// complex_mean_square
module complex_mean_square (
    input wire i_clk,
    input wire i_arst,
    input wire i_en,
    input wire [2:0] i_log2_samples,
    input wire        i_valid,
    input wire [31:0] i_y,
    input wire [31:0] i_y_hat,
    output reg        o_valid,
    output reg [63:0] o_data
);
    wire [31:0] y_diff_w;
    wire [63:0] sq_diff_complex_w;
    wire        sq_diff_valid_w;
    wire [63:0] sum_res_w;
    wire [8:0]  num_samples_w = 1 << i_log2_samples;
    reg [8:0]  sample_rx_cnt_r;
    reg [8:0]  sample_proc_cnt_r;
    reg [1:0]  state_r, next_state_r;
    localparam S_IDLE      = 2'b00;
    localparam S_INIT      = 2'b01;
    localparam S_COMPUTING = 2'b10;
    localparam S_FINALIZE  = 2'b11;
    complex_adder_subtractor #(.WIDTH(32)) y_difference_module (
        .a(i_y),
        .b(i_y_hat),
        .addNotSub(1'b0),
        .result(y_diff_w)
    );
    complex_multiplier cpow_calculator (
        .a(y_diff_w),
        .b(y_diff_w),
        .result(sq_diff_complex_w)
    );
    assign sq_diff_valid_w = i_valid;
    complex_adder_subtractor #(.WIDTH(64)) square_sum (
        .a(o_data),  
        .b(sq_diff_complex_w),
        .addNotSub(1'b1),
        .result(sum_res_w)
    );
    always @(posedge i_clk or posedge i_arst) begin
        if (i_arst)
            state_r <= S_IDLE;
        else
  ...
For scale: roughly 4,800 cells after synthesis, ~140 I/O pins, roughly 0.038 mm² of cells after synthesis.
clock: 7.29 ns
lec_check: 0
abc_area: 1
cap_margin: 20
core_margin: 2
core_utilization: 72
cts_cluster_size: 30
place_density: 0.65
slew_margin: 20
run.sh (not shown) runs the stock make flow with config.mk's settings and CLKGATE_MAP_FILE=.
The baseline aborted during global routing.
Rerun with:
Settings changed: ABC_AREA 1 to not set, CORE_UTILIZATION 72 to 40, CTS_CLUSTER_SIZE 30 to not set, PLACE_DENSITY 0.65 to not set.
Clock period 7.29 ns to 13.5 ns, I/O delays scaled along.
What happened: With this change the flow ran to the end with no violations; die size rises by 73%; synthesized cell count falls by 16%; synthesized area falls by 3.2%.
Rerun with:
Settings changed: ABC_AREA set to 1, CAP_MARGIN 20 to 0, CELL_PAD_IN_SITES_DETAIL_PLACEMENT set to 1, CELL_PAD_IN_SITES_GLOBAL_PLACEMENT set to 1, CORE_ASPECT_RATIO set to 1.49, CTS_CLUSTER_DIAMETER set to 77, GPL_ROUTABILITY_DRIVEN set to 0, GPL_TIMING_DRIVEN set to 0, MAX_ROUTING_LAYER set to met4, SETUP_SLACK_MARGIN set to 1.39, TNS_END_PERCENT set to 25.
Effect: The new run went through all stages and came out clean. Final area increases by 4.7%. Non-clock buffer count increases by 71. Via count increases by 18%. Clock skew stays flat. First-iteration DRC count decreases by 5.8%. Cell count increases by 17%. Setup slack improves by 1.2 ns. Clock-buffer cell count increases by 1. Die area increases by 3.3%.
Rerun with:
Settings changed: ABC_AREA 1 to not set, CAP_MARGIN 0 to 20, CELL_PAD_IN_SITES_DETAIL_PLACEMENT 1 to 2, CELL_PAD_IN_SITES_GLOBAL_PLACEMENT 1 to not set, CORE_ASPECT_RATIO 1.49 to not set, CORE_MARGIN 2 to 9, CTS_CLUSTER_DIAMETER 77 to not set, GPL_TIMING_DRIVEN 0 to not set, MAX_ROUTING_LAYER met4 to not set, MIN_ROUTING_LAYER set to met2, PLACE_DENSITY_LB_ADDON set to 0.09, SETUP_SLACK_MARGIN 1.39 to 1.52, SLEW_MARGIN 20 to 15.
After rerunning:
- cell area hardly moves
- non-clock buffer count went up by 21
- hold slack is better by 0.066 ns
- cell count went down by 13%
- maximum frequency came out lower by 6.0%
- first-iteration DRC count grows to 5.0 times its value
- global-route usage rose by 7.8 points
Rerun with:
Settings changed: CELL_PAD_IN_SITES_DETAIL_PLACEMENT 2 to not set, CORE_MARGIN 9 to 2, CORE_UTILIZATION 40 to 63, CTS_CLUSTER_DIAMETER set to 359, CTS_CLUSTER_SIZE set to 100, GPL_ROUTABILITY_DRIVEN 0 to not set, GPL_TIMING_DRIVEN set to 0, MIN_ROUTING_LAYER met2 to not set, PLACE_DENSITY_LB_ADDON 0.09 to not set, SETUP_SLACK_MARGIN 1.52 to not set, SLEW_MARGIN 15 to 20.
The changed run passed the timing, design-rule and antenna checks.
First-iteration DRC count went down by 66%.
Via count shrinks by 30%.
Global-route usage drops by 1.8 points.
Die size went down by 42%.
Critical path depth goes down by 9.
Utilization went up by 23 points.
Cell area drops by 5.0%.
Rerun with:
Settings changed: CAP_MARGIN 20 to 0, CELL_PAD_IN_SITES_DETAIL_PLACEMENT set to 2, CELL_PAD_IN_SITES_GLOBAL_PLACEMENT set to 1, CORE_ASPECT_RATIO set to 1.49, CORE_UTILIZATION 63 to 40, CTS_CLUSTER_DIAMETER 359 to 77, CTS_CLUSTER_SIZE 100 to not set, GPL_ROUTABILITY_DRIVEN set to 0, MAX_ROUTING_LAYER set to met4, SETUP_SLACK_MARGIN set to 1.39, TNS_END_PERCENT 25 to 95.
=> The new run finished clean; wire length went up by 41%; via count grows by 6.7%; final cell count goes up by 11%; synthesized cell count does not change; final area climbs by 9.5%; register-to-register slack gains 0.23 ns.

---

Starting RTL as in the previous note.
==> flow/config.mk <==
export PLATFORM = sky130hd
export DESIGN_NAME = complex_mean_square
export DESIGN_NICKNAME = complex_mean_square
export VERILOG_FILES = /design/flow/design.v
export SDC_FILE = /design/flow/constraint.sdc
export NUM_CORES = 4
export LEC_CHECK = 0
export CAP_MARGIN = 30
export CORE_MARGIN = 2
export CORE_UTILIZATION = 72
export MAX_ROUTING_LAYER = met4
export SLEW_MARGIN = 20
==> flow/constraint.sdc <==
create_clock -name core_clock -period 10.3 [get_ports {i_clk}]
set_input_delay 2.0600 -clock core_clock [delete_from_list [all_inputs] [get_ports {i_clk}]]
set_output_delay 2.0600 -clock core_clock [all_outputs]
set_load 0.01 [all_outputs]
The first run finished with negative setup slack left.
==> next run, changes <==
Settings changed: CAP_MARGIN 30 to 20, CORE_UTILIZATION 72 to 10, MAX_ROUTING_LAYER met4 to not set.
Clock period 10.3 ns to 14.3 ns, I/O delays scaled along.
The changed run passed the timing, design-rule and antenna checks.
Hold slack is better by 0.0037 ns.
Final area fell slightly.
Clock skew is lower by 0.0039 ns.
Cell count rose by well over a third.
Die area goes up to 7.0 times its value.
Register-to-register slack gets better by 3.8 ns.
Global-route usage goes down by 44 points.
==> next run, changes <==
Settings changed: CORE_UTILIZATION 10 to 70, CTS_CLUSTER_SIZE set to 49, SETUP_SLACK_MARGIN set to -0.77.
Clock period 14.3 ns to 9.9 ns, I/O delays scaled along.
This time the run finished with negative setup slack left.
Critical path depth decreases by 5.
Worst setup slack is worse by 1.9 ns.
Sequential cell count is unchanged.
Clock skew barely changes.
Routed wire length went down by 15%.
==> next run, changes <==
Settings changed: CAP_MARGIN 20 to 30, CORE_UTILIZATION 70 to 72, HOLD_SLACK_MARGIN set to 0.28, PLACE_DENSITY_LB_ADDON set to 0.01, SETUP_SLACK_MARGIN -0.77 to 2.42.
With this change the flow stopped in global routing with GRT-0232.
Area after synthesis does not change.
Die area came out lower by a few percent.
Synthesized cell count is unchanged.

---

Q:
complex_mean_square again, from the RTL that the note above started with.
==> flow/design.v (excerpt) <==
module complex_mean_square (
    input wire i_clk,
    input wire i_arst,
    input wire i_en,
    input wire [2:0] i_log2_samples,
    input wire        i_valid,
    input wire [31:0] i_y,
    input wire [31:0] i_y_hat,
    output reg        o_valid,
    output reg [63:0] o_data
);
    wire [31:0] y_diff_w;
    wire [63:0] sq_diff_complex_w;
    wire        sq_diff_valid_w;
    wire [63:0] sum_res_w;
    wire [8:0]  num_samples_w = 1 << i_log2_samples;
    reg [8:0]  sample_rx_cnt_r;
    reg [8:0]  sample_proc_cnt_r;
    reg [1:0]  state_r, next_state_r;
    localparam S_IDLE      = 2'b00;
    localparam S_INIT      = 2'b01;
    localparam S_COMPUTING = 2'b10;
    localparam S_FINALIZE  = 2'b11;
    complex_adder_subtractor #(.WIDTH(32)) y_difference_module (
        .a(i_y),
        .b(i_y_hat),
        .addNotSub(1'b0),
        .result(y_diff_w)
    );
    complex_multiplier cpow_calculator (
        .a(y_diff_w),
        .b(y_diff_w),
        .result(sq_diff_complex_w)
    );
    assign sq_diff_valid_w = i_valid;
  ...
Settings: LEC_CHECK=0, CAP_MARGIN=20, CELL_PAD_IN_SITES_DETAIL_PLACEMENT=1, CELL_PAD_IN_SITES_GLOBAL_PLACEMENT=1, CORE_ASPECT_RATIO=1.49, CORE_MARGIN=2, CORE_UTILIZATION=40, CTS_CLUSTER_DIAMETER=332, GPL_TIMING_DRIVEN=0, HOLD_SLACK_MARGIN=-0.05, MAX_ROUTING_LAYER=met4, SLEW_MARGIN=20, TNS_END_PERCENT=95; clock period 13.5 ns.
#### Input delta (S over Q)
Settings: clearing MAX_ROUTING_LAYER, which used to be met4; putting CTS_CLUSTER_SIZE at 15 where nothing was set; clearing GPL_TIMING_DRIVEN, which used to be 0; clearing CORE_ASPECT_RATIO, which used to be 1.49; swapping 95 for 25 in TNS_END_PERCENT; clearing CELL_PAD_IN_SITES_DETAIL_PLACEMENT, which used to be 1; clearing CELL_PAD_IN_SITES_GLOBAL_PLACEMENT, which used to be 1; clearing HOLD_SLACK_MARGIN, which used to be -0.05; swapping 40 for 63 in CORE_UTILIZATION; clearing CTS_CLUSTER_DIAMETER, which used to be 332.
### Flow results
- Q → S: sum of routed wire length over all layers has decreased, slew at the pin with the worst max-slew slack went down 130 ps.
- The sequential share of layout area in S sits 0.16 points above the value recorded for Q.
- S reports its start point of the critical path as i_y_hat[1] while Q reports i_y_hat[22].
- On clock network contribution to total cell area, Q tracks S almost exactly.
- Comparing area added between synthesis and finish for Q and S, the smaller number came from S.
- S: flow completed, timing, DRC and antenna clean
- S does better than Q on register-to-register slack.
- The run showing the smaller number of buffers added for setup after CTS is S.
- In S the worst hold slack across all endpoints turned out 30 ps higher than in Q.
- Measured against S, the floorplan die height of Q comes out at 1.5 times the reference value.
- In S the count of input and output buffers turned out 1 higher than in Q.
